## job 4636
// LASER
module LASER (
    input CLK,
    input RST,
    input [3:0] X,
    input [3:0] Y,
    output reg [3:0] C1X,
    output reg [3:0] C1Y,
    output reg [3:0] C2X,
    output reg [3:0] C2Y,
    output reg DONE
);
    localparam S_IDLE           = 4'd0;
    localparam S_READ           = 4'd1;
    localparam S_INIT_C1        = 4'd2;
    localparam S_CALC_C1        = 4'd3;
    localparam S_UPDATE_C1      = 4'd4;
    localparam S_INIT_C2        = 4'd5;
    localparam S_CALC_C2        = 4'd6;
    localparam S_UPDATE_C2      = 4'd7;
    localparam S_CHECK_CONV     = 4'd8;
    localparam S_DONE           = 4'd9;
    localparam S_WAIT           = 4'd10;
    reg [3:0] state;
    reg [5:0] pixel_count;
    reg [3:0] X_MEM [0:39];
    reg [3:0] Y_MEM [0:39];
    reg [5:0] mark_data;        
    reg [3:0] index_X, index_Y; 
    reg [5:0] current_hit_count;
    reg [5:0] best_hit_count;
    reg [3:0] best_c1x, best_c1y;
    reg [3:0] best_c2x, best_c2y;
    reg [3:0] old_c1x, old_c1y, old_c2x, old_c2y;
    reg p0_scan, p1_scan, p2_scan, p3_scan;    
    reg p0_fix,  p1_fix,  p2_fix,  p3_fix;     
    reg hit0, hit1, hit2, hit3;                
    reg [3:0] fixed_cx, fixed_cy;
    always @(posedge CLK or posedge RST) begin
        if (RST) begin
            state <= S_IDLE;
            pixel_count <= 0;
            DONE <= 0;
            C1X <= 0; C1Y <= 0; C2X <= 0; C2Y <= 0;
            mark_data <= 0;
            index_X <= 0; index_Y <= 0;
            current_hit_count <= 0; best_hit_count <= 0;
            best_c1x <= 0; best_c1y <= 0; best_c2x <= 0; best_c2y <= 0;
        end
        else begin
            case(state)
                S_IDLE: begin
                    DONE <= 0;
                    state <= S_READ;
                    best_c1x <= 0; best_c1y <= 0; best_c2x <= 0; best_c2y <= 0;
                    X_MEM[pixel_count] <= X;
                    Y_MEM[pixel_count] <= Y;
                    pixel_count <= pixel_count + 1;
                end
                S_READ: begin
                    X_MEM[pixel_count] <= X;
                    Y_MEM[pixel_count] <= Y;
                    if (pixel_count >= 39) begin
                        pixel_count <= 0;
                        state <= S_INIT_C1; 
                    end
  ...
For scale: roughly 1800 cells after synthesis, about 27 I/O pins.
==> flow/config.mk <==
export PLATFORM = sky130hd
export DESIGN_NAME = LASER
export DESIGN_NICKNAME = LASER
export VERILOG_FILES = /design/flow/design.v
export SDC_FILE = /design/flow/constraint.sdc
export NUM_CORES = 4
export LEC_CHECK = 0
export CAP_MARGIN = 20
export CORE_MARGIN = 2
export CORE_UTILIZATION = 72
export CTS_CLUSTER_DIAMETER = 277
export GPL_TIMING_DRIVEN = 1
export MIN_ROUTING_LAYER = met1
export PLACE_DENSITY = 0.64
export SLEW_MARGIN = 20
==> flow/constraint.sdc <==
create_clock -name core_clock -period 5.98 [get_ports {CLK}]
set_input_delay 1.1960 -clock core_clock [delete_from_list [all_inputs] [get_ports {CLK}]]
set_output_delay 1.1960 -clock core_clock [all_outputs]
set_load 0.01 [all_outputs]
run.sh (not shown) runs the stock make flow with config.mk's settings and CLKGATE_MAP_FILE=.
Job 4636 finished all stages; layout check result: FAIL, due to setup timing.
> inputs changed (job 4636 -> job 1559)
Settings: CORE_UTILIZATION now 70, was 72; PLACE_DENSITY now 0.65, was 0.64; SETUP_SLACK_MARGIN now -0.28, previously not set; the clock period (ns, I/O delays scaled along) now 3.69, was 5.98.
--- outcome ---
- The post-synthesis cell count from yosys was comparable across job 4636 and job 1559.
- Die area (higher): job 1559
- Re post-synth design cell area: no difference whatsoever between job 4636 and job 1559.
- Tool error GRT-0232 stopped job 1559 during 5_1_grt; no final results.
- Job 4636 → job 1559: die span in y up 1.4%; post-synthesis instance total flat; cell row count up 1.
- Relative to job 4636, number of CTS-inserted buffers has gone up in job 1559.
- Summary: with job 4636 as the reference, placeable core area in job 1559 moved up by a few percent.
- Note that the number of placed cells counting well taps recorded for job 4636 amounts to 0.914 times the value seen in job 1559.
--- input diff job 1559..job 5920 ---
Settings: SETUP_SLACK_MARGIN no longer set, was -0.28; PLACE_DENSITY no longer set, was 0.65; CORE_UTILIZATION now 66, was 70; the clock period (ns, I/O delays scaled along) now 5.11, was 3.69.
==> comparison <==
Looking at horizontal extent of the die, job 5920 sits 5.3 um above job 1559. Job 5920 against job 1559: buffer count from post-CTS setup fixing went up by 18, chip area went up by about 6%. In job 5920 the implementation completed, yet the final layout does not meet the checks, the culprit being setup timing. Looking at number of clock buffers inserted by TritonCTS, job 5920 sits 1 lower than job 1559 does. NOTE: core outline area in job 5920 exceeds that of job 1559. HPWL after detailed placement (job 1559 / job 5920): 1.07.
Changes in job 7636 relative to job 5920:
Settings: CORE_UTILIZATION now 72, was 66; the clock period (ns, I/O delays scaled along) now 4.69, was 5.11.
==> results <==
- The log for job 7636 ends in 5_1_grt with error GRT-0232, so the run never completed.
- Job 7636 vs job 5920 — chip footprint dropped by a little under 10%
- Changes observed in job 7636 relative to job 5920: compound-cell area share of the yosys netlist roughly the same; placement row count lower; floorplan-stage core utilization higher.
- Job 7636 and job 5920 ended up with roughly the same synthesized cell count.
- When the final numbers for job 5920 and job 7636 were put side by side, the area of the core turned out to be greater in job 5920.
- Compared with job 5920, number of buffers added by the clock tree synthesis step in job 7636 decreased by a few percent.
- Yosys synthesis chip area of job 5920 is on par with job 7636.
### job 7636 -> job 2803
Settings: CORE_UTILIZATION changed from 72 to 29; GPL_TIMING_DRIVEN removed (was 1); CTS_CLUSTER_DIAMETER removed (was 277); MIN_ROUTING_LAYER removed (was met1); the clock period (ns, I/O delays scaled along) changed from 4.69 to 6.47.
==> comparison <==
- Job 2803 completed; timing, DRC and antenna clean
- Per the comparison of job 2803 with job 7636, core utilization before placement shows a reduction of 44 points; core area increased by about 150% relative to the old numbers; share of cell area taken by muxes after synthesis comparable.
- Taking job 2803 as 1.0, job 7636 lands at 1.06 on placed instance area.
## Diff of input files: job 7454 against job 2803
Settings: putting ABC_AREA at 1 where nothing was set; swapping 29 for 59 in CORE_UTILIZATION; swapping 6.47 for 6.02 in the clock period (ns, I/O delays scaled along).
==> results <==
What job 7454 reported for final-layout clock buffer total has to be multiplied by 0.925 to get the figure for job 2803. Pin count of the biggest net entering global routing | job 7454 below job 2803. Diff job 2803 -> job 7454: setup slack dropped 0.095 ns, signal arrival time at the worst endpoint decreased by 0.40 ns relative to the old numbers, cell count rose 64. Of the two values seen for biggest combinational cell group after synthesis, simple AND/OR/NAND/NOR gates was produced by job 7454 and AND-OR/OR-AND gates by job 2803. Of job 7454 and job 2803, it is job 7454 that has the higher total number of vias. Number of well taps (job 7454 over job 2803): decrease, 458. The area occupied by multi-input gates number comes out lower for job 7454 vs job 2803.
